===== design/flow/design.v =====
module fsm(
input logic CLK_50M,
output logic [15:0] audiodata,
input logic [31:0] flash_mem_readdata,
input logic flash_mem_readdatavalid,
input logic reset,
input logic direction,
output logic [6:0] state,
input logic newclock1,
output flash_mem_read,
input logic idle,
output logic [15:0] out,
output [3:0] flash_mem_byteenable
);
parameter [6:0] start = 7'b000_0000;
parameter [6:0] read = 7'b010_0000;
parameter [6:0] waitread = 7'b110_1111;
parameter [6:0] play1 = 7'b101_1111;
parameter [6:0] play2 = 7'b111_1111;
always_ff @ (posedge CLK_50M, posedge reset)
	begin
	if (reset) begin
		state<=start;
		audiodata<=16'b0;
		end
	else 
		begin
		case(state)
		start: if(idle)begin
			state<=read;
			end
			else
			state<=start;
		read:begin
			state<=waitread;
			end
		waitread:begin
			if ( flash_mem_readdatavalid==1'b1) state<= play1;
			end	
		play1:
			begin 
			if (direction)
				begin
				if(newclock1) 
					begin
					state<=start;
					audiodata<= flash_mem_readdata [31:16];
					end
				else 
				audiodata<= flash_mem_readdata [31:16];
				end
			else
				begin 
				if(newclock1) 
					begin
					audiodata<= flash_mem_readdata [15:0];
					state<=play2;
					end
				else
				audiodata<= flash_mem_readdata [15:0];
				end
			end
		play2:
			begin 
			if (direction)
				begin
				if(newclock1) 
					begin
					state<=start;
					audiodata<= flash_mem_readdata [15:0];
					end
				else 
				audiodata<= flash_mem_readdata [15:0];
				end
			else
				begin
				if(newclock1) 
					begin
					state<=start;
					audiodata<= flash_mem_readdata [31:16];
					end
				else 
				audiodata<= flash_mem_readdata [31:16];
				end
			end
		default: state<=start;
		endcase
end 
		end 
assign flash_mem_read=~state[4];
assign flash_mem_byteenable={~state[3],~state[2],~state[1],~state[0]};
assign out =flash_mem_readdata[15:0];
endmodule 
module clockdiv (input logic [31:0] d,input logic [31:0] desiredfreq,input logic clk, input logic rst, output logic reset, output logic newclock);
always_ff @ (posedge clk, posedge rst)
begin
	if (rst)
		begin
		newclock<=1'b0;
		reset<=1'b0;
		end
	else if (d==((32'd25000000/(desiredfreq))-32'd1))
		begin
		newclock<=1'b1;
		reset<=1'b0;
		end
	else if (d>=((32'd50000000/(desiredfreq))-32'b1))
		begin
		newclock<=1'b0;
		reset<=1'b1;
		end
	else
		begin
		newclock<= newclock;
		reset<=1'b0;
		end
end
endmodule
module counter(input logic clk, input logic rst, input logic reset, output logic [31:0] Q);
always_ff @ (posedge clk, posedge rst)
begin 
	if (rst)
		Q<=32'b0;
	else if (reset)
		begin
		Q<=32'b1;
		end
	else
		Q<=Q+32'b1;
end
endmodule
module flipflop #(parameter width = 23)(input logic clk, input logic rst, input logic [width-1:0] d, output logic [width-1:0] q);
always_ff @(posedge clk, posedge rst)
if (rst) q<={width{1'b0}};
else q<=d;
endmodule
module keyboardaddr (input logic [22:0]  currentaddr,
	input logic D, E, B, F, R,
	output logic [1:0] state,
	input logic clk,
	input logic rst,
	input logic en,
output logic idle,
	output logic [22:0] nextaddr
	);
	parameter idleFW = 2'b00;
	parameter idleBW = 2'b01;
	parameter FW = 2'b10;
	parameter BW = 2'b11;
assign idle=state[1];	
	always_ff @ (posedge clk, posedge rst)
	begin
				if (rst) begin
					state<=idleFW;
					nextaddr<=23'b0;
				end
				else if (en)
					case(state)
					idleFW:	 
							if(R) begin		 
								state<=idleFW;
								nextaddr<=1'b0;
								end
							else if(B) begin  
								state<=idleBW;
								nextaddr<=currentaddr;	
								end
							else if(E) begin	 
								state<=FW;
								nextaddr<=currentaddr+1'b1;
								end
							else begin		 
								state<=idleFW;
								nextaddr<=currentaddr;
								end
					idleBW:
							if(R) begin		 
								state<=idleBW;
								nextaddr<=1'b0;
								end
							else if(F) begin		 
								state<=idleFW;
								nextaddr<=currentaddr;	
								end
							else if(B) begin		 
								state<=BW;
								nextaddr<=currentaddr+1'b1;
								end
							else begin		 
								state<=idleBW;
								nextaddr<=currentaddr;
								end
					FW:			
							if(currentaddr==32'h7ffff) begin
						nextaddr<=32'b0;
							end
							else if(R) begin		 
									state<=FW;
									nextaddr<=32'b0;
								end
								else if(B) begin		 
									state<=BW;
									nextaddr<=currentaddr-1'b1;	
								end
								else if(D) begin		 
									state<=idleFW;
									nextaddr<=currentaddr;
								end
								else begin		 
									state<=FW;
									nextaddr<=currentaddr+1'b1;						
								end
					BW:
			if(currentaddr==32'b0) begin
				nextaddr<=32'h7ffff;
				end
							else if(R) begin 
								state<=BW;
								nextaddr<=32'h7ffff;
								end
							else if(F) begin		 
								state<=FW;
								nextaddr<=currentaddr+1'b1;	
								end
							else if(D) begin		 
								state<=idleBW;
								nextaddr<=currentaddr;
								end
							else begin		 
								state<=BW;
								nextaddr<=currentaddr-1'b1;
								end
						default: state<= idleFW;
				endcase
			end
endmodule
module vDFF(clk, rst, en, in, out);
	input logic clk;
	input logic rst;
	input logic en;
	input logic [22:0] in;
	output logic [22:0] out;
	always_ff @(posedge clk, posedge rst)
		if (rst) out<=23'b0;
		else if (en) out<=in;
endmodule 
module keyboardint(kbd, D,E,B,F,R);
	input logic [7:0] kbd;
	output D,E,B,F,R;
parameter character_B =8'h42;
parameter character_D =8'h44;
parameter character_E =8'h45;
parameter character_F =8'h46;
parameter character_R =8'h52;
parameter character_lowercase_b= 8'h62;
parameter character_lowercase_d= 8'h64;
parameter character_lowercase_e= 8'h65;
parameter character_lowercase_f= 8'h66;
parameter character_lowercase_r= 8'h72;
		assign D = (character_D == kbd)| (character_lowercase_d == kbd);
		assign E = (character_E == kbd)| (character_lowercase_e == kbd);
		assign B = (character_B == kbd)| (character_lowercase_b == kbd);
		assign F = (character_F == kbd)| (character_lowercase_f == kbd);
		assign R = (character_R == kbd)| (character_lowercase_r == kbd);
endmodule
module keyintegration(clk,rst,addvalue,prevaddvalue,keys);
	input logic clk;
	input logic rst;
	input logic [2:0] keys;
	output logic [31:0] addvalue;
	input logic [31:0] prevaddvalue;
	always_ff @(posedge clk, posedge rst)begin
			if(rst) begin
				addvalue<=0;
			end
			else if(keys[2]) begin
				addvalue<=0;
			end
			else if(keys[1]) begin
				addvalue<=prevaddvalue+32'd1000;
			end
			else if(keys[0]) begin
				addvalue<=prevaddvalue-32'd1000;
			end
			else begin
				addvalue<=prevaddvalue;
			end
		end
endmodule
`default_nettype none
module ipod_player(
    input  logic        clk,
    input  logic        reset,
    input  logic [7:0]  kbd_ascii,
    input  logic        speed_up,
    input  logic        speed_down,
    input  logic        speed_reset,
    input  logic        direction,
    input  logic [31:0] flash_readdata,
    input  logic        flash_readdatavalid,
    output logic        flash_read,
    output logic [3:0]  flash_byteenable,
    output logic [22:0] flash_address,
    output logic [15:0] audio_data,
    output logic        sample_clk
);
logic D,B,E,F,R;
logic [1:0] state2;
logic idle;
logic [6:0] state;
logic [15:0] out;
logic [22:0] nextaddress;
logic [22:0] currentaddress;
logic newclock1;
logic newclock1_q;
logic addr_en;
logic [31:0] d1;
logic resetcounter1;
logic [31:0] prevaddvalue;
logic [31:0] addvalue;
logic edgeclock1;
keyintegration speedcontrol(.clk(clk),.rst(reset),.addvalue(addvalue),.prevaddvalue(prevaddvalue),.keys({speed_reset,speed_up,speed_down}));
flipflop #(32) addvalueff (.clk(clk), .rst(reset), .d(addvalue), .q(prevaddvalue));
clockdiv div1 (.d(d1),.desiredfreq(32'd22000+addvalue),.clk(clk),.rst(reset),.reset(resetcounter1),.newclock(newclock1));
counter counter1 (.clk(clk), .rst(reset), .reset(resetcounter1), .Q(d1));
always_ff @(posedge clk, posedge reset)
    if (reset) newclock1_q <= 1'b0;
    else       newclock1_q <= newclock1;
assign addr_en = newclock1 & ~newclock1_q;
keyboardaddr addressset (.currentaddr(currentaddress),.clk(clk),.rst(reset),.en(addr_en),.idle(idle),.state(state2),.D(D),.E(E),.B(B),.F(F),.R(R),.nextaddr(nextaddress));
keyboardint keyboardinput (.kbd(kbd_ascii), .D(D), .E(E), .B(B), .F(F), .R(R));
vDFF addrVDFF(.clk(clk),.rst(reset),.en(addr_en),.in(nextaddress),.out(currentaddress));
doublesync newclock_doublsync(.indata(newclock1), .outdata(edgeclock1), .clk(clk), .reset(reset));
fsm flash(
.CLK_50M(clk),
.direction(direction),
.audiodata(audio_data),
.flash_mem_readdata(flash_readdata),
.flash_mem_readdatavalid(flash_readdatavalid),
.reset(reset),
.state(state),
.out(out),
.idle(idle),
.newclock1(edgeclock1),
.flash_mem_byteenable(flash_byteenable),
.flash_mem_read(flash_read)
);
assign flash_address = currentaddress[22:0];
assign sample_clk = newclock1;
endmodule
module doublesync(input logic indata, input logic clk, input logic reset, output logic outdata);
logic reg1;
always_ff @(posedge clk, posedge reset)
    if (reset) begin
        reg1 <= 1'b0;
        outdata <= 1'b0;
    end else begin
        reg1 <= indata;
        outdata <= reg1;
    end
endmodule
`default_nettype wire

===== design/flow/config.mk =====
export PLATFORM = sky130hd
export DESIGN_NAME = ipod_player
export DESIGN_NICKNAME = ipod_player
export VERILOG_FILES = /design/flow/design.v
export SDC_FILE = /design/flow/constraint.sdc
export NUM_CORES = 4
export LEC_CHECK = 0
export ABC_AREA = 0
export CAP_MARGIN = 5
export CORE_ASPECT_RATIO = 0.72
export CORE_MARGIN = 2
export CORE_UTILIZATION = 62
export MIN_ROUTING_LAYER = met2
export PLACE_DENSITY_LB_ADDON = 0.29
export SETUP_SLACK_MARGIN = 2.32
export SLEW_MARGIN = 20

===== design/flow/constraint.sdc =====
create_clock -name core_clock -period 108.0 [get_ports {clk}]
set_input_delay 21.6000 -clock core_clock [delete_from_list [all_inputs] [get_ports {clk}]]
set_output_delay 21.6000 -clock core_clock [all_outputs]
set_load 0.01 [all_outputs]

===== design/flow/run.sh =====
#!/bin/bash
# the make line also repeats each setting of config.mk as NAME=value (left out here)
make -C /OpenROAD-flow-scripts/flow DESIGN_CONFIG=/design/flow/config.mk WORK_HOME=/design/flow/orfs CLKGATE_MAP_FILE= finish

==> results_dict.tcl, run 1 <==
# metrics dict for downstream scripts
set metrics [dict create \
    synth_area_per_cell_sq_um 6.81 \
    grt_usage 0.882 \
    fp_nets 11600 \
    ys_sh_xor 0.108 \
    top_cell "nor2_1" \
    post_cts_resized 0 \
    ys_sh_aoi 0.325 \
    post-cts-setup-buffers 0 \
    yosysTopAreaCellShare 0.176 \
    synth-edff-count 0 \
    synth_seq_share 0.0597 \
    yosys_area_sq_um 71700 \
    die_area_sq_um 118000 \
    cts_max_level 4 \
    die_height_um 293 \
    tool.error "[ERROR GRT-0116] Global routing finished with congestion. Check the congestion regions in the DRC Viewer." \
    place_hpwl_um 224000 \
    cts.sinks 171 \
    ioPinCount 92 \
    portBuffers 90 \
    synth_cell_types 117 \
    status "did not finish" \
    synth.area.top_cells "ha_1 (18%), xnor2_1 (6.8%), a21oi_1 (6.6%)" \
    place_ws_ns 11.07 \
    postSynthCellCount 10500 \
    haltStage "5_1_grt" \
    initCoreUtil 0.627 \
    cts_buffer_depth 2 \
    gp_congestion 1.27 \
    synthArstFlopShare 1.00 \
    dp.cells 11900 \
    die_w_um 405 \
    cts_hold_buf 0 \
    top_cells_by_count "nor2_1 (1198), nand2_1 (1099), ha_1 (1011)" \
    syn_area_sq_um 71700 \
    ys_sh_adder 0.176 \
    dpl-instance-area_sq_um 74700 \
    ys_ff 171 \
    flop_cell "dfrtp_1" \
    top_logic_kind "AND-OR/OR-AND gates" \
    cts-root-buf "clkbuf_16" \
    yosys_warnings 9 \
    cts_buffers 17 \
    top_area_cell "ha_1" \
    overflow 851 \
    core_region_area_sq_um 114000 \
    rows 105 \
    simple_gate_area_frac 0.260 \
    ys_cells 10500 \
    muxShareOfSynthArea 0.0301 \
]
-- metal layers --
metal  global-route usage  GRT overflow
met2                0.880            36
met5                0.891           118
met4                0.693            35
met1                    -             -
met3                0.997           662
-- metrics by stage --
step                hold WS, ns  utilization
CTS                       0.434        0.659
floorplan                 0.349            -
global placement          0.396        0.654
detailed placement        0.402        0.654
==> run 2, diff against run 1 <==
Settings changed: ABC_AREA 0 to 1, CAP_MARGIN 5 to 20, CORE_ASPECT_RATIO 0.72 to default, CORE_UTILIZATION 62 to 72, CTS_CLUSTER_DIAMETER from default to 225, MIN_ROUTING_LAYER met2 to default, PLACE_DENSITY_LB_ADDON 0.29 to 0.08, SETUP_SLACK_MARGIN 2.32 to default.
Clock period 108.0 ns to 80.4 ns, I/O delays scaled along.
==> results_dict.tcl, run 2 <==
# metrics dict for downstream scripts
set metrics [dict create \
    grt_usage 0.432 \
    die_area_sq_um 96900 \
    vias_per_cell 6.34 \
    clock_latency_ns 0.51 \
    finClkSkew_ns 0.0304 \
    cp.arrival_ns 77.97 \
    whs_endpoint "newclock_doublsync.outdata$_DFF_PP0_" \
    die_w_um 311 \
    core_region_area_sq_um 93500 \
    synth_area_per_cell_sq_um 5.99 \
    overflow 0 \
    gp_congestion 1.06 \
    top_area_cell "ha_1" \
    end_kind "flip-flop" \
    synth-edff-count 0 \
    post-route-min-period_ns 77.53 \
    synthArstFlopShare 1.00 \
    dpl-instance-area_sq_um 70400 \
    top_logic_kind "simple AND/OR/NAND/NOR gates" \
    crit_end "div1.newclock$_DFFE_PP0P_" \
    place_ws_ns -3.43 \
    fill_cells 6789 \
    top_cells_by_count "nand2_1 (2761), inv_1 (1317), a21oi_1 (1113)" \
    fin_tns_setup_ns 0 \
    hold_ws_ns 0.409 \
    synth_seq_share 0.0629 \
    hold_class "flip-flop to flip-flop" \
    slowest_stage "dfrtp_4" \
    die_height_um 311 \
    crit_top_cell "nand2_1" \
    cp.required_ns 80.83 \
    setup_slack_ns 2.87 \
    ys_sh_xor 0.111 \
    synth.area.top_cells "ha_1 (19%), nand2_1 (15%), a21oi_1 (8.2%)" \
    drt_iter0_drc 9825 \
    worstMarginPinSlew_ns 1.27 \
    min-delay-start "newclock1_q$_DFF_PP0_" \
    reg2reg_to "div1.newclock$_DFFE_PP0P_" \
    drc 0 \
    holdPathStages 0 \
    rows 112 \
    finalClockPeriodUsage 0.964 \
    ys_ff 171 \
    grt_max_degree 96 \
    flop_cell "dfrtp_1" \
    path_clk_slew_ns 0.09 \
    nets 12700 \
    cts.sinks 171 \
    cts-root-buf "clkbuf_16" \
    initCoreUtil 0.727 \
    cts_tree "built" \
    slowest_delay_ns 0.49 \
    r2r-start "speedcontrol.addvalue[4]$_DFF_PP0_" \
    syn_area_sq_um 68000 \
    ioPinCount 92 \
    cts_hold_buf 0 \
    ant_nets 0 \
    hold_violations 0 \
    num_vias 81700 \
    postSynthCellCount 11300 \
    grt_pass1_vias 73300 \
    slew_headroom 0.147 \
    fin_area_sq_um 75800 \
    crit_family "AND-OR/OR-AND gates" \
    wl_per_cell_um 18.3 \
    max_cap_viol_count 0 \
    synthToLayoutAreaGrowth_pct 11.5 \
    startpoint "speedcontrol.addvalue[4]$_DFF_PP0_" \
    synth_cell_types 91 \
    fp_nets 12400 \
    portBuffers 90 \
    max_freq_mhz 12.9 \
    warnings 30 \
    ys_sh_aoi 0.214 \
    status "no timing/DRC/antenna violations" \
    cts_max_level 4 \
    cts_buffer_depth 2 \
    yosysTopAreaCellShare 0.186 \
    firstDrtPassIters 13 \
    ys_cells 11300 \
    totalWireLength_um 236000 \
    ff2ff_setup_slack_ns 2.87 \
    startpoint_type "flip-flop" \
    ys_sh_adder 0.186 \
    antenna_found_initial 6 \
    drv_slew 0 \
    crit_type "flip-flop to flip-flop" \
    yosys_area_sq_um 68000 \
    top_cell "nand2_1" \
    cp_max_fo 27 \
    path_buffers 80 \
    setup_viol 0 \
    cts_buffers 17 \
    grt_pass1_wl_um 352000 \
    simple_gate_area_frac 0.323 \
    worstRegToRegCells 562 \
    crit_cells 562 \
    muxShareOfSynthArea 0.00105 \
    place_hpwl_um 166000 \
    yosys_warnings 9 \
]
## run 2: final cells by class
class	instances	area (sq um)	area share
Sequential cell	171	4290	0.0566
Timing Repair Buffer	524	4710	0.0621
Tap cell	1254	1570	0.0207
Clock buffer	18	439	0.00580
Inverter	1379	5330	0.0703
Clock inverter	14	151	0.00200
Timing Repair inverter	6	38.8	0.000512
Multi-Input combinational cell	9525	59200	0.782
Antenna cell	9	22.5	0.000297
## run 2: timing repair
| item | 4_1_cts | 5_1_grt |
|---|---|---|
| buffers inserted | 13 | 203 |
| pin swaps | 7 | 179 |
| setup endpoints to repair | 2 | 2 |
| gates cloned | 4 | 23 |
| gates resized | 91 | 554 |
## run 2: per-layer routing
layer,GRT usage,share of wire,up-vias
met4,0.257,0.074,6
met3,0.0805,0.12,1486
met1,0.528,0.37,36600
li1,-,-,38500
met5,0,0.00015,-
met2,0.704,0.43,5136
## run 2: stage by stage
step           utilization  cells
2_1_floorplan            -  11300
3_3_place_gp         0.754  12600
3_5_place_dp         0.754  12600
4_1_cts              0.765  12700
5_1_grt              0.811  12900
6_report             0.811  12900
==> run 3, diff against run 2 <==
Settings changed: CAP_MARGIN 20 to 0, CORE_ASPECT_RATIO from default to 0.89, CTS_CLUSTER_DIAMETER 225 to 345, CTS_CLUSTER_SIZE from default to 32, MAX_ROUTING_LAYER from default to met4, PLACE_DENSITY from default to 0.67, PLACE_DENSITY_LB_ADDON 0.08 to default, SETUP_SLACK_MARGIN from default to 5.
Clock period 80.4 ns to 45.7 ns, I/O delays scaled along.
==> results_dict.tcl, run 3 <==
# metrics dict for downstream scripts
set metrics [dict create \
    postSynthCellCount 11300 \
    initCoreUtil 0.725 \
    die_area_sq_um 96900 \
    top_area_cell "ha_1" \
    flop_cell "dfrtp_1" \
    synth_area_per_cell_sq_um 5.99 \
    synth-edff-count 0 \
    synth.area.top_cells "ha_1 (19%), nand2_1 (15%), a21oi_1 (8.2%)" \
    ys_sh_xor 0.111 \
    die_w_um 330 \
    top_logic_kind "simple AND/OR/NAND/NOR gates" \
    portBuffers 90 \
    ys_sh_adder 0.186 \
    core_region_area_sq_um 93800 \
    yosys_warnings 9 \
    synthArstFlopShare 1.00 \
    top_cells_by_count "nand2_1 (2761), inv_1 (1317), a21oi_1 (1113)" \
    ys_sh_aoi 0.214 \
    synth_cell_types 91 \
    die_height_um 294 \
    ys_cells 11300 \
    yosysTopAreaCellShare 0.186 \
    gp_congestion 1.15 \
    top_cell "nand2_1" \
    rows 106 \
    synth_seq_share 0.0629 \
    ioPinCount 92 \
    status "did not finish" \
    yosys_area_sq_um 68000 \
    simple_gate_area_frac 0.323 \
    syn_area_sq_um 68000 \
    tool.error "[ERROR DPL-0038] Utilization greater than 100%, impossible to legalize" \
    haltStage "3_5_place_dp" \
    muxShareOfSynthArea 0.00105 \
    ys_ff 171 \
    fp_nets 12400 \
]
## run 3: per-stage QoR
step              instances  TNS (ns)  setup slack [ns]
floorplan             11300    -45.39            -22.70
global placement      16000    -46.06            -23.03
==> run 4, diff against run 3 <==
Settings changed: CAP_MARGIN 0 to 20, CORE_ASPECT_RATIO 0.89 to default, CORE_UTILIZATION 72 to 57, CTS_CLUSTER_DIAMETER 345 to default, CTS_CLUSTER_SIZE 32 to default, HOLD_SLACK_MARGIN from default to 0.3, MAX_ROUTING_LAYER met4 to default, PLACE_DENSITY 0.67 to default, SETUP_SLACK_MARGIN 5 to -2.0, TNS_END_PERCENT from default to 5.
Clock period 45.7 ns to 69.0 ns, I/O delays scaled along.
==> results_dict.tcl, run 4 <==
# metrics dict for downstream scripts
set metrics [dict create \
    postSynthCellCount 11300 \
    cts_buffer_depth 2 \
    place_ws_ns -7.41 \
    synthArstFlopShare 1.00 \
    flop_cell "dfrtp_1" \
    synth_seq_share 0.0629 \
    cts_max_level 4 \
    yosysTopAreaCellShare 0.186 \
    cts.sinks 171 \
    ys_sh_aoi 0.214 \
    die_area_sq_um 122000 \
    ys_sh_adder 0.186 \
    portBuffers 90 \
    synth_cell_types 91 \
    top_area_cell "ha_1" \
    muxShareOfSynthArea 0.00105 \
    die_w_um 349 \
    ys_ff 171 \
    initCoreUtil 0.575 \
    place_hpwl_um 221000 \
    syn_area_sq_um 68000 \
    ioPinCount 92 \
    dp.cells 16300 \
    cts-root-buf "clkbuf_16" \
    yosys_warnings 9 \
    top_cell "nand2_1" \
    core_region_area_sq_um 118000 \
    gp_congestion 1.02 \
    status "did not finish" \
    synth_area_per_cell_sq_um 5.99 \
    synth-edff-count 0 \
    ys_sh_xor 0.111 \
    ys_cells 11300 \
    cts_buffers 17 \
    top_logic_kind "simple AND/OR/NAND/NOR gates" \
    simple_gate_area_frac 0.323 \
    haltStage "5_1_grt" \
    synth.area.top_cells "ha_1 (19%), nand2_1 (15%), a21oi_1 (8.2%)" \
    rows 126 \
    fp_nets 12400 \
    top_cells_by_count "nand2_1 (2761), inv_1 (1317), a21oi_1 (1113)" \
    yosys_area_sq_um 68000 \
    die_height_um 349 \
]
[run 4: timing repair]
action / 4_1_cts
buffers inserted: 193
endpoints found under the hold margin: 0
resized: 375
hold buffers: 0
pin swaps: 200
setup endpoints to repair: 2
gates cloned: 5
[run 4: metrics by stage]
stage | util | setup TNS [ns] | cell area, sq um
2_1_floorplan | - | -3.98 | 68200
3_3_place_gp | 0.816 | -9.47 | 96500
3_5_place_dp | 0.816 | -14.81 | 96500
4_1_cts | 0.845 | -4.94 | 100000
==> run 5, diff against run 4 <==
Settings changed: CAP_MARGIN 20 to 0, CELL_PAD_IN_SITES_DETAIL_PLACEMENT from default to 1, CELL_PAD_IN_SITES_GLOBAL_PLACEMENT from default to 3, CORE_ASPECT_RATIO from default to 1.24, CORE_MARGIN 2 to 10, CORE_UTILIZATION 57 to 40, GPL_TIMING_DRIVEN from default to 0, HOLD_SLACK_MARGIN 0.3 to 0.06, MAX_ROUTING_LAYER from default to met4, MIN_ROUTING_LAYER from default to met2, SETUP_SLACK_MARGIN -2.0 to 5.0, TNS_END_PERCENT 5 to default.
Clock period 69.0 ns to 70.7 ns, I/O delays scaled along.
==> results_dict.tcl, run 5 <==
# metrics dict for downstream scripts
set metrics [dict create \
    haltStage "3_1_place_gp_skip_io" \
    fp_nets 12400 \
    top_cells_by_count "nand2_1 (2761), inv_1 (1317), a21oi_1 (1113)" \
    status "did not finish" \
    yosys_area_sq_um 68000 \
    synth_cell_types 91 \
    top_cell "nand2_1" \
    core_region_area_sq_um 169000 \
    synth_area_per_cell_sq_um 5.99 \
    synthArstFlopShare 1.00 \
    flop_cell "dfrtp_1" \
    tool.error "[ERROR GPL-0301] Utilization 100.294 % exceeds 100%." \
    die_area_sq_um 187000 \
    rows 168 \
    yosysTopAreaCellShare 0.186 \
    ys_sh_aoi 0.214 \
    top_logic_kind "simple AND/OR/NAND/NOR gates" \
    synth.area.top_cells "ha_1 (19%), nand2_1 (15%), a21oi_1 (8.2%)" \
    die_w_um 390 \
    synth-edff-count 0 \
    muxShareOfSynthArea 0.00105 \
    top_area_cell "ha_1" \
    ys_sh_adder 0.186 \
    ys_ff 171 \
    simple_gate_area_frac 0.323 \
    syn_area_sq_um 68000 \
    postSynthCellCount 11300 \
    yosys_warnings 9 \
    ys_sh_xor 0.111 \
    ys_cells 11300 \
    synth_seq_share 0.0629 \
    initCoreUtil 0.402 \
    die_height_um 479 \
]
==> run 6, diff against run 5 <==
Settings changed: ABC_AREA 1 to default, CAP_MARGIN 0 to 5, CELL_PAD_IN_SITES_DETAIL_PLACEMENT 1 to default, CELL_PAD_IN_SITES_GLOBAL_PLACEMENT 3 to default, CORE_ASPECT_RATIO 1.24 to 0.5, CORE_MARGIN 10 to 9, CORE_UTILIZATION 40 to 51, CTS_CLUSTER_DIAMETER from default to 393, CTS_CLUSTER_SIZE from default to 100, GPL_TIMING_DRIVEN 0 to default, HOLD_SLACK_MARGIN 0.06 to default, MAX_ROUTING_LAYER met4 to default, MIN_ROUTING_LAYER met2 to default, PLACE_DENSITY_LB_ADDON from default to 0.01, SETUP_SLACK_MARGIN 5.0 to -2.0, TNS_END_PERCENT from default to 65.
Clock period 70.7 ns to 100.0 ns, I/O delays scaled along.
==> results_dict.tcl, run 6 <==
# metrics dict for downstream scripts
set metrics [dict create \
    post_cts_resized 0 \
    utilization 0.548 \
    place_hpwl_um 215000 \
    num_vias 80000 \
    cts_max_level 4 \
    max_cap_viol_count 0 \
    hold_violations 0 \
    min-delay-start "newclock1_q$_DFF_PP0_" \
    postSynthCellCount 10500 \
    top_cell "nor2_1" \
    top_cells_by_count "nor2_1 (1198), nand2_1 (1099), ha_1 (1011)" \
    ys_cells 10500 \
    synth_cell_types 117 \
    portBuffers 90 \
    wl_per_cell_um 22.2 \
    vias_per_cell 6.50 \
    yosysTopAreaCellShare 0.176 \
    gp_congestion 0.989 \
    rows 96 \
    syn_area_sq_um 71700 \
    r2r-start "speedcontrol.addvalue[4]$_DFF_PP0_" \
    cts.sinks 171 \
    nets 11500 \
    synth_seq_share 0.0597 \
    ys_sh_aoi 0.325 \
    reg2reg_to "div1.newclock$_DFFE_PP0P_" \
    use_met1 0.478 \
    top_area_cell "ha_1" \
    finalClockPeriodUsage 0.962 \
    ff2ff_setup_slack_ns 3.76 \
    drv_slew 0 \
    initCoreUtil 0.518 \
    holdPathStages 0 \
    flop_cell "dfrtp_1" \
    cts_hold_buf 0 \
    firstDrtPassIters 8 \
    post-route-min-period_ns 96.24 \
    cts-root-buf "clkbuf_16" \
    crit_type "flip-flop to flip-flop" \
    synthArstFlopShare 1.00 \
    top_logic_kind "AND-OR/OR-AND gates" \
    simple_gate_area_frac 0.260 \
    antenna_found_initial 3 \
    fin_tns_setup_ns 0 \
    setup_viol 0 \
    synth_area_per_cell_sq_um 6.81 \
    fill_cells 14100 \
    die_area_sq_um 155000 \
    grt-busiest-layer "met2" \
    drt_iter0_drc 8528 \
    cts_buffer_depth 2 \
    crit_cells 334 \
    worstMarginPinSlew_ns 1.15 \
    ant_nets 0 \
    max_freq_mhz 10.4 \
    startpoint_type "flip-flop" \
    end_kind "flip-flop" \
    synth-edff-count 0 \
    totalWireLength_um 274000 \
    grt_max_degree 69 \
    synth.area.top_cells "ha_1 (18%), xnor2_1 (6.8%), a21oi_1 (6.6%)" \
    crit_end "div1.newclock$_DFFE_PP0P_" \
    fp_nets 11600 \
    path_buffers 21 \
    cp_max_fo 34 \
    cp.arrival_ns 96.69 \
    grtUsageMet2 0.495 \
    ys_sh_adder 0.176 \
    slowest_stage "o311ai_0" \
    cts_buffers 17 \
    drc 0 \
    ys_ff 171 \
    post-cts-setup-buffers 0 \
    worstRegToRegCells 334 \
    crit_top_cell "a21o_1" \
    grt_pass1_vias 72300 \
    whs_endpoint "newclock_doublsync.outdata$_DFF_PP0_" \
    grt_usage 0.331 \
    cts_tree "built" \
    warnings 30 \
    hold_class "flip-flop to flip-flop" \
    die_height_um 283 \
    cp.required_ns 100.45 \
    slew_headroom 0.227 \
    core_region_area_sq_um 138000 \
    finClkSkew_ns 0.0383 \
    synthToLayoutAreaGrowth_pct 5.87 \
    grtUsageMet3 0.0652 \
    ioPinCount 92 \
    crit_family "AND-OR/OR-AND gates" \
    startpoint "speedcontrol.addvalue[4]$_DFF_PP0_" \
    clock_latency_ns 0.53 \
    slowest_delay_ns 0.79 \
    status "no timing/DRC/antenna violations" \
    grt_pass1_wl_um 419000 \
    yosys_warnings 9 \
    overflow 0 \
    path_clk_slew_ns 0.08 \
    yosys_area_sq_um 71700 \
    muxShareOfSynthArea 0.0301 \
    die_w_um 548 \
    ys_sh_xor 0.108 \
]
run 6: cell type report:
type / count / area (sq um) / area share
diodes: 3 / 7.51 / 0.0000989
clock buffers: 17 / 425 / 0.00561
clock inverters: 15 / 171 / 0.00226
inverters: 359 / 1360 / 0.0179
multi-input cells: 9604 / 65000 / 0.856
flip-flops and latches: 171 / 4290 / 0.0565
well taps: 1862 / 2330 / 0.0307
repair buffers: 284 / 2360 / 0.0311
run 6: stage by stage:
| step | std cells | hold slack (ns) | setup WS (ns) | cell area [sq um] |
|---|---|---|---|---|
| 6_report | 12300 | 0.414 | 3.76 | 75900 |
| 5_1_grt | 12300 | 0.438 | -1.89 | 75900 |
| 4_1_cts | 12300 | 0.418 | 3.53 | 75800 |
| 3_5_place_dp | 12300 | 0.399 | 3.87 | 75200 |
| 3_3_place_gp | 12300 | 0.397 | 4.33 | 75200 |
| 2_1_floorplan | 10500 | 0.349 | 16.96 | 71700 |
run 6: per-layer routing:
layer	part of all wire	wire (um)
met2	0.41	111000
met1	0.46	127000
met3	0.099	27100
met4	0.030	8250
met5	0.00095	260
==> run 7, diff against run 6 <==
Settings changed: CAP_MARGIN 5 to 15, CELL_PAD_IN_SITES_DETAIL_PLACEMENT from default to 2, CORE_ASPECT_RATIO 0.5 to 1.22, CORE_MARGIN 9 to 2, CORE_UTILIZATION 51 to 40, CTS_CLUSTER_DIAMETER 393 to default, CTS_CLUSTER_SIZE 100 to 52, GPL_ROUTABILITY_DRIVEN from default to 0, GPL_TIMING_DRIVEN from default to 0, MAX_ROUTING_LAYER from default to met4, MIN_ROUTING_LAYER from default to met2, PLACE_DENSITY_LB_ADDON 0.01 to 0.09, SETUP_SLACK_MARGIN -2.0 to 5.0, TNS_END_PERCENT 65 to 20.
Clock period 100.0 ns to 161.0 ns, I/O delays scaled along.
==> results_dict.tcl, run 7 <==
# metrics dict for downstream scripts
set metrics [dict create \
    yosys_warnings 9 \
    cts_hold_buf 0 \
    haltStage "5_1_grt" \
    tool.error "[ERROR GRT-0116] Global routing finished with congestion. Check the congestion regions in the DRC Viewer." \
    ys_sh_aoi 0.325 \
    portBuffers 89 \
    cts_buffer_depth 2 \
    core_region_area_sq_um 178000 \
    ys_ff 171 \
    cts_buffers 17 \
    ys_sh_adder 0.176 \
    ys_sh_xor 0.108 \
    ioPinCount 92 \
    fp_nets 11600 \
    overflow 1929 \
    die_height_um 472 \
    post_cts_resized 0 \
    post-cts-setup-buffers 0 \
    dp.cells 13000 \
    cts_max_level 4 \
    syn_area_sq_um 71700 \
    synth_area_per_cell_sq_um 6.81 \
    place_hpwl_um 370000 \
    cts-root-buf "clkbuf_16" \
    top_logic_kind "AND-OR/OR-AND gates" \
    synth_cell_types 117 \
    die_area_sq_um 183000 \
    initCoreUtil 0.403 \
    top_area_cell "ha_1" \
    rows 171 \
    yosys_area_sq_um 71700 \
    top_cells_by_count "nor2_1 (1198), nand2_1 (1099), ha_1 (1011)" \
    synthArstFlopShare 1.00 \
    die_w_um 387 \
    yosysTopAreaCellShare 0.176 \
    dpl-instance-area_sq_um 77400 \
    ys_cells 10500 \
    top_cell "nor2_1" \
    muxShareOfSynthArea 0.0301 \
    synth-edff-count 0 \
    grt_usage 0.875 \
    postSynthCellCount 10500 \
    simple_gate_area_frac 0.260 \
    status "did not finish" \
    flop_cell "dfrtp_1" \
    synth.area.top_cells "ha_1 (18%), xnor2_1 (6.8%), a21oi_1 (6.6%)" \
    synth_seq_share 0.0597 \
    cts.sinks 171 \
]
run 7: per-layer routing:
layer | global-route usage | overflow
met2 | 0.903 | 335
met3 | 0.917 | 1302
met1 | - | -
met5 | - | -
met4 | 0.745 | 292
run 7: metrics by stage:
stage	setup slack (ns)	hold WS (ns)
floorplan	77.96	0.349
global placement	35.75	0.356
detailed placement	38.77	0.385
CTS	37.17	0.391
==> run 8, diff against run 7 <==
Settings changed: ABC_AREA from default to 1, CAP_MARGIN 15 to 20, CELL_PAD_IN_SITES_DETAIL_PLACEMENT 2 to default, CORE_ASPECT_RATIO 1.22 to default, CORE_UTILIZATION 40 to 62, CTS_CLUSTER_DIAMETER from default to 197, CTS_CLUSTER_SIZE 52 to 98, GPL_ROUTABILITY_DRIVEN 0 to default, GPL_TIMING_DRIVEN 0 to default, MAX_ROUTING_LAYER met4 to default, MIN_ROUTING_LAYER met2 to default, PLACE_DENSITY from default to 0.39, PLACE_DENSITY_LB_ADDON 0.09 to default, SETUP_SLACK_MARGIN 5.0 to 5.
Clock period 161.0 ns to 50.2 ns, I/O delays scaled along.
==> results_dict.tcl, run 8 <==
# metrics dict for downstream scripts
set metrics [dict create \
    status "did not finish" \
    haltStage "5_1_grt" \
    tool.error "[ERROR GRT-0232] Routing congestion too high. Check the congestion heatmap in the GUI." \
    yosys_area_sq_um 68000 \
    top_cell "nand2_1" \
    core_region_area_sq_um 109000 \
    ys_ff 171 \
    die_height_um 335 \
    cts-root-buf "clkbuf_16" \
    ys_cells 11300 \
    ys_sh_aoi 0.214 \
    cts_buffer_depth 2 \
    ys_sh_adder 0.186 \
    synth.area.top_cells "ha_1 (19%), nand2_1 (15%), a21oi_1 (8.2%)" \
    cts_max_level 4 \
    postSynthCellCount 11300 \
    synth-edff-count 0 \
    die_area_sq_um 112000 \
    grt_usage 0.914 \
    synth_area_per_cell_sq_um 5.99 \
    synth_seq_share 0.0629 \
    overflow 2283 \
    flop_cell "dfrtp_1" \
    top_cells_by_count "nand2_1 (2761), inv_1 (1317), a21oi_1 (1113)" \
    cts.sinks 171 \
    muxShareOfSynthArea 0.00105 \
    yosys_warnings 9 \
    synth_cell_types 91 \
    ys_sh_xor 0.111 \
    synthArstFlopShare 1.00 \
    cts_buffers 17 \
    die_w_um 335 \
    syn_area_sq_um 68000 \
    place_hpwl_um 233000 \
    ioPinCount 92 \
    top_logic_kind "simple AND/OR/NAND/NOR gates" \
    yosysTopAreaCellShare 0.186 \
    fp_nets 12400 \
    initCoreUtil 0.624 \
    rows 121 \
    simple_gate_area_frac 0.323 \
    portBuffers 90 \
    gp_congestion 1.11 \
    top_area_cell "ha_1" \
]
run 8: repair_timing:
item,4_1_cts
buffers inserted,68
gates resized,164
cloned,2
setup endpoints to repair,2
pin swaps,77
hold buffers,0
run 8: through the flow:
stage	setup slack [ns]	instance area, sq um	std cells
CTS	-21.78	98300	16200
detailed placement	-24.87	96500	16100
global placement	-21.65	96500	16100
floorplan	-18.98	68700	11300
run 8: per-layer routing:
layer  GRT usage  overflow
met1       0.875        79
met2        1.05      1510
met3       0.803        89
met4       0.967       602
met5       0.643         3
==> run 9, diff against run 8 <==
Settings changed: CORE_UTILIZATION 62 to 72, PLACE_DENSITY 0.39 to default, TNS_END_PERCENT 20 to default.
Clock period 50.2 ns to 104.0 ns, I/O delays scaled along.
==> results_dict.tcl, run 9 <==
# metrics dict for downstream scripts
set metrics [dict create \
    status "no timing/DRC/antenna violations" \
    rows 112 \
    crit_top_cell "nand2_1" \
    hold_class "flip-flop to flip-flop" \
    holdPathStages 0 \
    die_height_um 311 \
    postSynthCellCount 11300 \
    worstRegToRegCells 560 \
    core_region_area_sq_um 93500 \
    drt_iter0_drc 8077 \
    top_area_cell "ha_1" \
    cp.required_ns 104.40 \
    synth.area.top_cells "ha_1 (19%), nand2_1 (15%), a21oi_1 (8.2%)" \
    firstDrtPassIters 10 \
    cts_buffers 17 \
    crit_family "AND-OR/OR-AND gates" \
    r2r-start "speedcontrol.addvalue[4]$_DFF_PP0_" \
    gp_congestion 1.01 \
    yosys_warnings 9 \
    grt_max_degree 89 \
    totalWireLength_um 214000 \
    nets 12300 \
    flop_cell "dfrtp_1" \
    ys_sh_adder 0.186 \
    ioPinCount 92 \
    ys_sh_aoi 0.214 \
    ant_nets 0 \
    cts.sinks 171 \
    crit_cells 560 \
    portBuffers 90 \
    yosys_area_sq_um 68000 \
    overflow 0 \
    drc 0 \
    drv_slew 0 \
    warnings 32 \
    crit_type "flip-flop to flip-flop" \
    startpoint "speedcontrol.addvalue[4]$_DFF_PP0_" \
    top_cell "nand2_1" \
    top_logic_kind "simple AND/OR/NAND/NOR gates" \
    initCoreUtil 0.727 \
    dpl-instance-area_sq_um 69600 \
    yosysTopAreaCellShare 0.186 \
    synthArstFlopShare 1.00 \
    num_vias 77300 \
    syn_area_sq_um 68000 \
    reg2reg_to "div1.newclock$_DFFE_PP0P_" \
    antenna_found_initial 4 \
    ys_ff 171 \
    muxShareOfSynthArea 0.00105 \
    fin_tns_setup_ns 0 \
    grt_usage 0.426 \
    worstMarginPinSlew_ns 1.36 \
    slew_headroom 0.0859 \
    cp.arrival_ns 91.16 \
    startpoint_type "flip-flop" \
    rsz0062_at_grt "false" \
    die_w_um 311 \
    synth-edff-count 0 \
    end_kind "flip-flop" \
    slowest_stage "dfrtp_4" \
    whs_endpoint "addvalueff.q[2]$_DFF_PP0_" \
    slowest_delay_ns 0.64 \
    clock_latency_ns 0.47 \
    synth_area_per_cell_sq_um 5.99 \
    fill_cells 8033 \
    synth_seq_share 0.0629 \
    cts-root-buf "clkbuf_16" \
    synth_cell_types 91 \
    logic_area_sq_um 57000 \
    die_area_sq_um 96900 \
    cts_tree "built" \
    cts_buffer_depth 2 \
    ff2ff_setup_slack_ns 13.23 \
    cp_max_fo 42 \
    max_freq_mhz 11.0 \
    place_hpwl_um 167000 \
    synthToLayoutAreaGrowth_pct 3.71 \
    min-delay-start "speedcontrol.addvalue[2]$_DFF_PP0_" \
    wl_per_cell_um 17.1 \
    post-route-min-period_ns 90.77 \
    cts_max_level 4 \
    top_cells_by_count "nand2_1 (2761), inv_1 (1317), a21oi_1 (1113)" \
    grt_pass1_wl_um 348000 \
    crit_end "div1.newclock$_DFFE_PP0P_" \
    finClkSkew_ns 0.0145 \
    path_buffers 84 \
    fp_nets 12400 \
    fin_area_sq_um 70500 \
    vias_per_cell 6.16 \
    setup_viol 0 \
    finalClockPeriodUsage 0.873 \
    hold_violations 0 \
    simple_gate_area_frac 0.323 \
    ys_cells 11300 \
    grt_pass1_vias 72100 \
    ys_sh_xor 0.111 \
    max_cap_viol_count 0 \
    ff_latch_area_sq_um 4290 \
    path_clk_slew_ns 0.08 \
]
## run 9: routing by layer
metal,global-route usage,vias up,part of all wire,wire [um]
met5,0,-,0.00020,42
met4,0.218,6,0.057,12200
met3,0.0594,904,0.10,21800
met2,0.705,3744,0.44,94500
met1,0.539,34900,0.40,85800
li1,-,37800,-,-
## run 9: timing repair
item | in CTS | in global routing
hold buffers | 0 | 0
setup endpoints to repair | 0 | 2
setup buffers | 0 | 15
gates resized | 0 | 33
## run 9: final cells by class
| class | instances | share of cell area |
|---|---|---|
| multi-input combinational | 9519 | 0.809 |
| inverter | 1379 | 0.0745 |
| sequential | 171 | 0.0608 |
| timing repair buffer | 196 | 0.0243 |
| tap | 1254 | 0.0223 |
| clock buffer | 18 | 0.00623 |
| clock inverter | 14 | 0.00277 |
| timing repair inverter | 3 | 0.000248 |
| antenna | 1 | 0.0000355 |
## run 9: metrics by stage
| step | worst slack, ns | hold slack [ns] | std cells | util |
|---|---|---|---|---|
| after global placement | 14.14 | 0.380 | 12500 | 0.744 |
| after CTS | 11.75 | 0.398 | 12500 | 0.751 |
| after floorplan | 28.28 | 0.354 | 11300 | - |
| final | 13.23 | 0.398 | 12600 | 0.754 |
| after global routing | 4.99 | 0.397 | 12600 | 0.754 |
| after detailed placement | 12.14 | 0.381 | 12500 | 0.744 |
==> run 10, diff against run 9 <==
Settings changed: ABC_AREA 1 to default, CORE_UTILIZATION 72 to 70, CTS_CLUSTER_DIAMETER 197 to default, CTS_CLUSTER_SIZE 98 to default, MAX_ROUTING_LAYER from default to met4, SETUP_SLACK_MARGIN 5 to default.
Clock period 104.0 ns to 67.4 ns, I/O delays scaled along.
==> results_dict.tcl, run 10 <==
# metrics dict for downstream scripts
set metrics [dict create \
    top_cells_by_count "nor2_1 (1198), nand2_1 (1099), ha_1 (1011)" \
    tool.error "[ERROR DPL-0038] Utilization greater than 100%, impossible to legalize" \
    ys_sh_adder 0.176 \
    synth_seq_share 0.0597 \
    postSynthCellCount 10500 \
    muxShareOfSynthArea 0.0301 \
    yosys_area_sq_um 71700 \
    synth_cell_types 117 \
    ys_sh_xor 0.108 \
    die_w_um 324 \
    ys_cells 10500 \
    ioPinCount 92 \
    yosys_warnings 9 \
    ys_sh_aoi 0.325 \
    top_logic_kind "AND-OR/OR-AND gates" \
    die_height_um 324 \
    core_region_area_sq_um 102000 \
    synthArstFlopShare 1.00 \
    synth_area_per_cell_sq_um 6.81 \
    top_cell "nor2_1" \
    simple_gate_area_frac 0.260 \
    flop_cell "dfrtp_1" \
    synth-edff-count 0 \
    status "did not finish" \
    fp_nets 11600 \
    rows 117 \
    portBuffers 90 \
    initCoreUtil 0.705 \
    gp_congestion 1.19 \
    die_area_sq_um 105000 \
    yosysTopAreaCellShare 0.176 \
    top_area_cell "ha_1" \
    synth.area.top_cells "ha_1 (18%), xnor2_1 (6.8%), a21oi_1 (6.6%)" \
    haltStage "3_5_place_dp" \
    syn_area_sq_um 71700 \
    ys_ff 171 \
]
## run 10: per-stage QoR
| stage | hold slack, ns | setup WS (ns) | setup TNS, ns | cells |
|---|---|---|---|---|
| after floorplan | 0.349 | -0.847 | -1.69 | 10500 |
| after global placement | 0.394 | -1.61 | -3.21 | 15500 |
==> run 11, diff against run 10 <==
Settings changed: CORE_UTILIZATION 70 to 71, CTS_CLUSTER_DIAMETER from default to 345, CTS_CLUSTER_SIZE from default to 32, MAX_ROUTING_LAYER met4 to default, PLACE_DENSITY from default to 0.67, SETUP_SLACK_MARGIN from default to 5.
Clock period 67.4 ns to 58.5 ns, I/O delays scaled along.
==> results_dict.tcl, run 11 <==
# metrics dict for downstream scripts
set metrics [dict create \
    muxShareOfSynthArea 0.0301 \
    yosysTopAreaCellShare 0.176 \
    tool.error "[ERROR DPL-0038] Utilization greater than 100%, impossible to legalize" \
    top_cell "nor2_1" \
    ys_sh_aoi 0.325 \
    portBuffers 90 \
    synthArstFlopShare 1.00 \
    fp_nets 11600 \
    simple_gate_area_frac 0.260 \
    top_area_cell "ha_1" \
    synth_cell_types 117 \
    status "did not finish" \
    ys_ff 171 \
    flop_cell "dfrtp_1" \
    top_cells_by_count "nor2_1 (1198), nand2_1 (1099), ha_1 (1011)" \
    postSynthCellCount 10500 \
    initCoreUtil 0.716 \
    core_region_area_sq_um 100000 \
    syn_area_sq_um 71700 \
    haltStage "3_5_place_dp" \
    top_logic_kind "AND-OR/OR-AND gates" \
    yosys_area_sq_um 71700 \
    synth.area.top_cells "ha_1 (18%), xnor2_1 (6.8%), a21oi_1 (6.6%)" \
    ys_sh_adder 0.176 \
    synth_area_per_cell_sq_um 6.81 \
    ioPinCount 92 \
    yosys_warnings 9 \
    ys_cells 10500 \
    synth_seq_share 0.0597 \
    die_area_sq_um 104000 \
    die_height_um 322 \
    die_w_um 322 \
    gp_congestion 1.17 \
    ys_sh_xor 0.108 \
    rows 116 \
    synth-edff-count 0 \
]
## run 11: per-stage QoR
stage	setup TNS, ns
3_3_place_gp	-20.36
2_1_floorplan	-19.49
==> run 12, diff against run 11 <==
Settings changed: ABC_AREA from default to 1, CORE_UTILIZATION 71 to 64, CTS_CLUSTER_DIAMETER 345 to 197, CTS_CLUSTER_SIZE 32 to 98, PLACE_DENSITY 0.67 to default, TNS_END_PERCENT from default to 25.
Clock period 58.5 ns to 48.8 ns, I/O delays scaled along.
==> results_dict.tcl, run 12 <==
# metrics dict for downstream scripts
set metrics [dict create \
    ys_ff 171 \
    overflow 411 \
    ys_cells 11300 \
    die_w_um 330 \
    cts-root-buf "clkbuf_16" \
    die_area_sq_um 109000 \
    muxShareOfSynthArea 0.00105 \
    haltStage "5_1_grt" \
    cts_max_level 4 \
    ys_sh_xor 0.111 \
    place_hpwl_um 240000 \
    dpl-instance-area_sq_um 96500 \
    syn_area_sq_um 68000 \
    tool.error "[ERROR GRT-0116] Global routing finished with congestion. Check the congestion regions in the DRC Viewer." \
    ioPinCount 92 \
    cts_buffer_depth 2 \
    gp_congestion 1.11 \
    synthArstFlopShare 1.00 \
    ys_sh_aoi 0.214 \
    cts.sinks 171 \
    synth-edff-count 0 \
    yosys_warnings 9 \
    rows 119 \
    initCoreUtil 0.646 \
    top_area_cell "ha_1" \
    synth_seq_share 0.0629 \
    synth_cell_types 91 \
    flop_cell "dfrtp_1" \
    top_cell "nand2_1" \
    top_cells_by_count "nand2_1 (2761), inv_1 (1317), a21oi_1 (1113)" \
    synth.area.top_cells "ha_1 (19%), nand2_1 (15%), a21oi_1 (8.2%)" \
    postSynthCellCount 11300 \
    simple_gate_area_frac 0.323 \
    cts_buffers 17 \
    grt_usage 0.800 \
    die_height_um 330 \
    yosysTopAreaCellShare 0.186 \
    core_region_area_sq_um 105000 \
    portBuffers 90 \
    yosys_area_sq_um 68000 \
    top_logic_kind "simple AND/OR/NAND/NOR gates" \
    synth_area_per_cell_sq_um 5.99 \
    ys_sh_adder 0.186 \
    fp_nets 12400 \
    status "did not finish" \
]
run 12: stage by stage:
stage | setup slack [ns] | std cells | TNS (ns)
after CTS | -23.83 | 16300 | -47.61
after detailed placement | -28.35 | 16100 | -56.63
after global placement | -23.71 | 16100 | -47.36
after floorplan | -20.38 | 11300 | -40.75
run 12: repair_timing:
action	4_1_cts
pin swaps	119
resized	236
hold buffers	0
gates cloned	2
setup endpoints to repair	2
setup buffers	103
run 12: per-layer routing:
metal | GRT overflow | track usage
met5 | 1 | 0.440
met4 | 136 | 0.808
met3 | 15 | 0.661
met2 | 240 | 0.963
met1 | 19 | 0.782
==> run 13, diff against run 12 <==
Settings changed: ABC_AREA 1 to 0, CAP_MARGIN 20 to 5, CELL_PAD_IN_SITES_DETAIL_PLACEMENT from default to 2, CELL_PAD_IN_SITES_GLOBAL_PLACEMENT from default to 2, CORE_ASPECT_RATIO from default to 1.01, CORE_MARGIN 2 to 8, CORE_UTILIZATION 64 to 62, CTS_CLUSTER_DIAMETER 197 to 302, CTS_CLUSTER_SIZE 98 to 16, GPL_ROUTABILITY_DRIVEN from default to 0, GPL_TIMING_DRIVEN from default to 1, HOLD_SLACK_MARGIN from default to -0.08, MAX_ROUTING_LAYER from default to met5, MIN_ROUTING_LAYER from default to met2, PLACE_DENSITY_LB_ADDON from default to 0.08, SETUP_SLACK_MARGIN 5 to -2.0, TNS_END_PERCENT 25 to 45.
Clock period 48.8 ns to 155.0 ns, I/O delays scaled along.
==> results_dict.tcl, run 13 <==
# metrics dict for downstream scripts
set metrics [dict create \
    status "did not finish" \
    haltStage "3_1_place_gp_skip_io" \
    tool.error "[ERROR FLW-0024] Place density exceeds 1.0 (current PLACE_DENSITY_LB_ADDON =  0.08). Please check if the value of  PLACE_DENSITY_LB_ADDON is between 0 and 0.99." \
    synth-edff-count 0 \
    ys_sh_aoi 0.325 \
    top_cells_by_count "nor2_1 (1198), nand2_1 (1099), ha_1 (1011)" \
    top_area_cell "ha_1" \
    initCoreUtil 0.624 \
    rows 125 \
    ys_sh_adder 0.176 \
    core_region_area_sq_um 115000 \
    syn_area_sq_um 71700 \
    simple_gate_area_frac 0.260 \
    yosysTopAreaCellShare 0.176 \
    muxShareOfSynthArea 0.0301 \
    top_cell "nor2_1" \
    ys_sh_xor 0.108 \
    die_height_um 358 \
    ys_cells 10500 \
    postSynthCellCount 10500 \
    top_logic_kind "AND-OR/OR-AND gates" \
    synth_seq_share 0.0597 \
    die_w_um 354 \
    yosys_area_sq_um 71700 \
    yosys_warnings 9 \
    fp_nets 11600 \
    die_area_sq_um 127000 \
    synthArstFlopShare 1.00 \
    synth_cell_types 117 \
    flop_cell "dfrtp_1" \
    ys_ff 171 \
    synth.area.top_cells "ha_1 (18%), xnor2_1 (6.8%), a21oi_1 (6.6%)" \
    synth_area_per_cell_sq_um 6.81 \
]
==> run 14, diff against run 13 <==
Settings changed: ABC_AREA 0 to 1, CAP_MARGIN 5 to 20, CELL_PAD_IN_SITES_DETAIL_PLACEMENT 2 to default, CELL_PAD_IN_SITES_GLOBAL_PLACEMENT 2 to default, CORE_ASPECT_RATIO 1.01 to default, CORE_MARGIN 8 to 2, CORE_UTILIZATION 62 to 72, CTS_CLUSTER_DIAMETER 302 to 396, CTS_CLUSTER_SIZE 16 to 99, GPL_ROUTABILITY_DRIVEN 0 to default, GPL_TIMING_DRIVEN 1 to default, HOLD_SLACK_MARGIN -0.08 to default, MAX_ROUTING_LAYER met5 to default, MIN_ROUTING_LAYER met2 to default, PLACE_DENSITY from default to 0.41, PLACE_DENSITY_LB_ADDON 0.08 to default, SETUP_SLACK_MARGIN -2.0 to 5, TNS_END_PERCENT 45 to default.
Clock period 155.0 ns to 93.1 ns, I/O delays scaled along.
==> results_dict.tcl, run 14 <==
# metrics dict for downstream scripts
set metrics [dict create \
    slew_headroom 0.275 \
    grt_max_degree 87 \
    whs_endpoint "newclock_doublsync.outdata$_DFF_PP0_" \
    hold_violations 0 \
    cts.sinks 171 \
    drt_iter0_drc 8159 \
    fin_area_sq_um 72600 \
    synth_area_per_cell_sq_um 5.99 \
    overflow 0 \
    max_freq_mhz 12.1 \
    finClkSkew_ns 0.0181 \
    rows 112 \
    warnings 32 \
    ys_ff 171 \
    yosys_area_sq_um 68000 \
    synth.area.top_cells "ha_1 (19%), nand2_1 (15%), a21oi_1 (8.2%)" \
    cp.arrival_ns 82.75 \
    grt_usage 0.427 \
    utilization 0.776 \
    syn_area_sq_um 68000 \
    slowest_stage "nor4_1" \
    ys_sh_adder 0.186 \
    drc 0 \
    max_cap_viol_count 0 \
    place_ws_ns 3.76 \
    fin_tns_setup_ns 0 \
    flop_cell "dfrtp_1" \
    cts_tree "built" \
    reg2reg_to "div1.newclock$_DFFE_PP0P_" \
    top_cell "nand2_1" \
    crit_end "div1.newclock$_DFFE_PP0P_" \
    ys_sh_xor 0.111 \
    path_clk_slew_ns 0.09 \
    holdPathStages 0 \
    initCoreUtil 0.727 \
    place_hpwl_um 168000 \
    yosys_warnings 9 \
    hold_class "flip-flop to flip-flop" \
    worstMarginPinSlew_ns 1.08 \
    finalClockPeriodUsage 0.884 \
    setup_viol 0 \
    startpoint "speedcontrol.addvalue[4]$_DFF_PP0_" \
    fp_nets 12400 \
    die_w_um 311 \
    grt_pass1_wl_um 349000 \
    ys_sh_aoi 0.214 \
    dp.cells 12500 \
    crit_family "AND-OR/OR-AND gates" \
    antenna_found_initial 7 \
    dpl-instance-area_sq_um 69800 \
    wl_per_cell_um 17.4 \
    post-route-min-period_ns 82.33 \
    synth-edff-count 0 \
    synth_cell_types 91 \
    top_logic_kind "simple AND/OR/NAND/NOR gates" \
    cp.required_ns 93.51 \
    ant_nets 0 \
    die_height_um 311 \
    simple_gate_area_frac 0.323 \
    worstRegToRegCells 558 \
    muxShareOfSynthArea 0.00105 \
    firstDrtPassIters 13 \
    ioPinCount 92 \
    clock_latency_ns 0.48 \
    cts-root-buf "clkbuf_16" \
    synthArstFlopShare 1.00 \
    crit_cells 558 \
    cp_max_fo 42 \
    nets 12500 \
    cts_buffer_depth 2 \
    core_region_area_sq_um 93500 \
    synth_seq_share 0.0629 \
    die_area_sq_um 96900 \
    postSynthCellCount 11300 \
    r2r-start "speedcontrol.addvalue[4]$_DFF_PP0_" \
    rsz0062_at_grt "false" \
    ff2ff_setup_slack_ns 10.77 \
    portBuffers 90 \
    cts_hold_buf 0 \
    min-delay-start "newclock1_q$_DFF_PP0_" \
    yosysTopAreaCellShare 0.186 \
    top_area_cell "ha_1" \
    crit_top_cell "nand2_1" \
    startpoint_type "flip-flop" \
    grt_pass1_vias 72300 \
    crit_type "flip-flop to flip-flop" \
    status "no timing/DRC/antenna violations" \
    drv_slew 0 \
    setup_slack_ns 10.77 \
    num_vias 78200 \
    synthToLayoutAreaGrowth_pct 6.76 \
    top_cells_by_count "nand2_1 (2761), inv_1 (1317), a21oi_1 (1113)" \
    cts_max_level 4 \
    path_buffers 82 \
    ys_cells 11300 \
    vias_per_cell 6.15 \
    end_kind "flip-flop" \
    totalWireLength_um 221000 \
    gp_congestion 1.04 \
    cts_buffers 17 \
    layoutNonFillerInstCount 12700 \
    slowest_delay_ns 0.66 \
]
==> run 14: final cells by class <==
class,instances,area [sq um]
Antenna cell,3,7.51
Timing Repair Buffer,340,3020
Inverter,1379,5330
Timing Repair inverter,9,47.5
Tap cell,1254,1570
Clock buffer,18,429
Multi-Input combinational cell,9526,57700
Clock inverter,14,195
Fill cell,7690,20900
Sequential cell,171,4290
==> run 14: timing repair <==
item / CTS / global route
endpoints found under the hold margin: 0 / 0
cloned: 2 / 15
gates resized: 11 / 257
setup buffers: 1 / 130
pin swaps: 2 / 33
endpoints found under the setup margin: 2 / 2
==> run 14: through the flow <==
| step | hold WS (ns) |
|---|---|
| after global placement | 0.377 |
| after CTS | 0.405 |
| after floorplan | 0.354 |
| final | 0.404 |
| after detailed placement | 0.383 |
| after global routing | 0.419 |
==> run 14: metal layers <==
metal  track usage  wire (um)
met3        0.0747      23300
met2         0.706      97700
met4         0.229      12900
met5             0         42
met1         0.528      86800
==> run 15, diff against run 14 <==
Settings changed: ABC_AREA 1 to default, CORE_UTILIZATION 72 to 40, CTS_CLUSTER_DIAMETER 396 to 76, CTS_CLUSTER_SIZE 99 to 15, GPL_TIMING_DRIVEN from default to 0, PLACE_DENSITY 0.41 to 0.61, SETUP_SLACK_MARGIN 5 to 1.44, TNS_END_PERCENT from default to 15.
Clock period 93.1 ns to 100.0 ns, I/O delays scaled along.
==> results_dict.tcl, run 15 <==
# metrics dict for downstream scripts
set metrics [dict create \
    status "no timing/DRC/antenna violations" \
    whs_endpoint "addvalueff.q[5]$_DFF_PP0_" \
    ys_sh_xor 0.108 \
    synthArstFlopShare 1.00 \
    num_vias 86200 \
    rsz0062_at_grt "false" \
    post-route-min-period_ns 95.79 \
    grt_pass1_wl_um 507000 \
    yosys_warnings 9 \
    core_region_area_sq_um 178000 \
    finClkSkew_ns 0.0171 \
    antenna_found_initial 18 \
    synth_cell_types 117 \
    postSynthCellCount 10500 \
    synth_area_per_cell_sq_um 6.81 \
    synth_seq_share 0.0597 \
    cts_buffer_depth 2 \
    drt_iter0_drc 10500 \
    reg2reg_to "div1.reset$_DFF_PP0_" \
    cts.sinks 171 \
    slowest_delay_ns 0.83 \
    r2r-start "speedcontrol.addvalue[0]$_DFF_PP0_" \
    synth-edff-count 0 \
    grt_max_degree 94 \
    hold_violations 0 \
    synth.area.top_cells "ha_1 (18%), xnor2_1 (6.8%), a21oi_1 (6.6%)" \
    ys_ff 171 \
    synthToLayoutAreaGrowth_pct 10.9 \
    end_kind "flip-flop" \
    startpoint_type "flip-flop" \
    slew_headroom 0.138 \
    muxShareOfSynthArea 0.0301 \
    cts_max_level 4 \
    holdPathStages 0 \
    top_logic_kind "AND-OR/OR-AND gates" \
    ys_sh_aoi 0.325 \
    fin_tns_setup_ns 0 \
    die_height_um 427 \
    ys_cells 10500 \
    flop_cell "dfrtp_1" \
    grt_usage 0.364 \
    setup_viol 0 \
    max_freq_mhz 10.4 \
    die_w_um 427 \
    worstRegToRegCells 359 \
    finalClockPeriodUsage 0.958 \
    top_cell "nor2_1" \
    clock_latency_ns 0.51 \
    min-delay-start "speedcontrol.addvalue[5]$_DFF_PP0_" \
    crit_family "AND-OR/OR-AND gates" \
    path_clk_slew_ns 0.08 \
    place_hpwl_um 281000 \
    path_buffers 67 \
    worstMarginPinSlew_ns 1.26 \
    cts-root-buf "clkbuf_16" \
    firstDrtPassIters 7 \
    nets 11800 \
    yosysTopAreaCellShare 0.176 \
    ioPinCount 92 \
    cts_tree "built" \
    crit_cells 359 \
    crit_top_cell "a21o_1" \
    simple_gate_area_frac 0.260 \
    rows 155 \
    yosys_area_sq_um 71700 \
    hold_class "flip-flop to flip-flop" \
    vias_per_cell 6.57 \
    ys_sh_adder 0.176 \
    cts_buffers 17 \
    die_area_sq_um 183000 \
    totalWireLength_um 348000 \
    cp.arrival_ns 96.19 \
    ant_nets 0 \
    crit_type "flip-flop to flip-flop" \
    grt_pass1_vias 79200 \
    overflow 0 \
    portBuffers 89 \
    crit_end "div1.reset$_DFF_PP0_" \
    warnings 30 \
    gp_congestion 1.04 \
    cp_max_fo 10 \
    initCoreUtil 0.402 \
    fp_nets 11600 \
    max_cap_viol_count 0 \
    cp.required_ns 100.40 \
    drv_slew 0 \
    startpoint "speedcontrol.addvalue[0]$_DFF_PP0_" \
    drc 0 \
    wl_per_cell_um 26.6 \
    syn_area_sq_um 71700 \
    top_area_cell "ha_1" \
    top_cells_by_count "nor2_1 (1198), nand2_1 (1099), ha_1 (1011)" \
    slowest_stage "o31ai_1" \
    ff2ff_setup_slack_ns 4.21 \
]
run 15: final cells by class:
class / count / area, sq um
fill: 18500 / 98700
buffer: 390 / 1850
clock inverter: 14 / 173
tap: 2355 / 2950
inverter: 359 / 1380
antenna: 6 / 15.0
sequential: 171 / 4280
clock buffer: 18 / 429
timing repair buffer: 206 / 2720
multi-input combinational: 9604 / 65700
run 15: per-layer routing:
layer	vias up	wire length, um	GRT usage	part of all wire
met5	-	139	0	0.00040
met4	22	21700	0.188	0.062
met3	1069	34600	0.0649	0.099
met2	4637	147000	0.561	0.42
met1	40900	145000	0.482	0.42
li1	39600	-	-	-
run 15: what timing repair did:
item                       CTS  global route
buffers inserted             6            21
hold buffers                 0             0
resized                    191           238
setup endpoints to repair    2             2
pin swaps                    5            12
run 15: through the flow:
stage	cell area (sq um)	utilization	setup WS [ns]	instances	hold slack [ns]
final	79500	0.446	4.21	13100	0.381
after global routing	79500	0.446	1.22	13100	0.394
after CTS	78700	0.441	1.49	13100	0.379
after detailed placement	77500	0.435	-15.25	13100	0.362
after global placement	75500	0.424	-25.80	13000	0.361
after floorplan	71700	-	16.96	10500	0.349
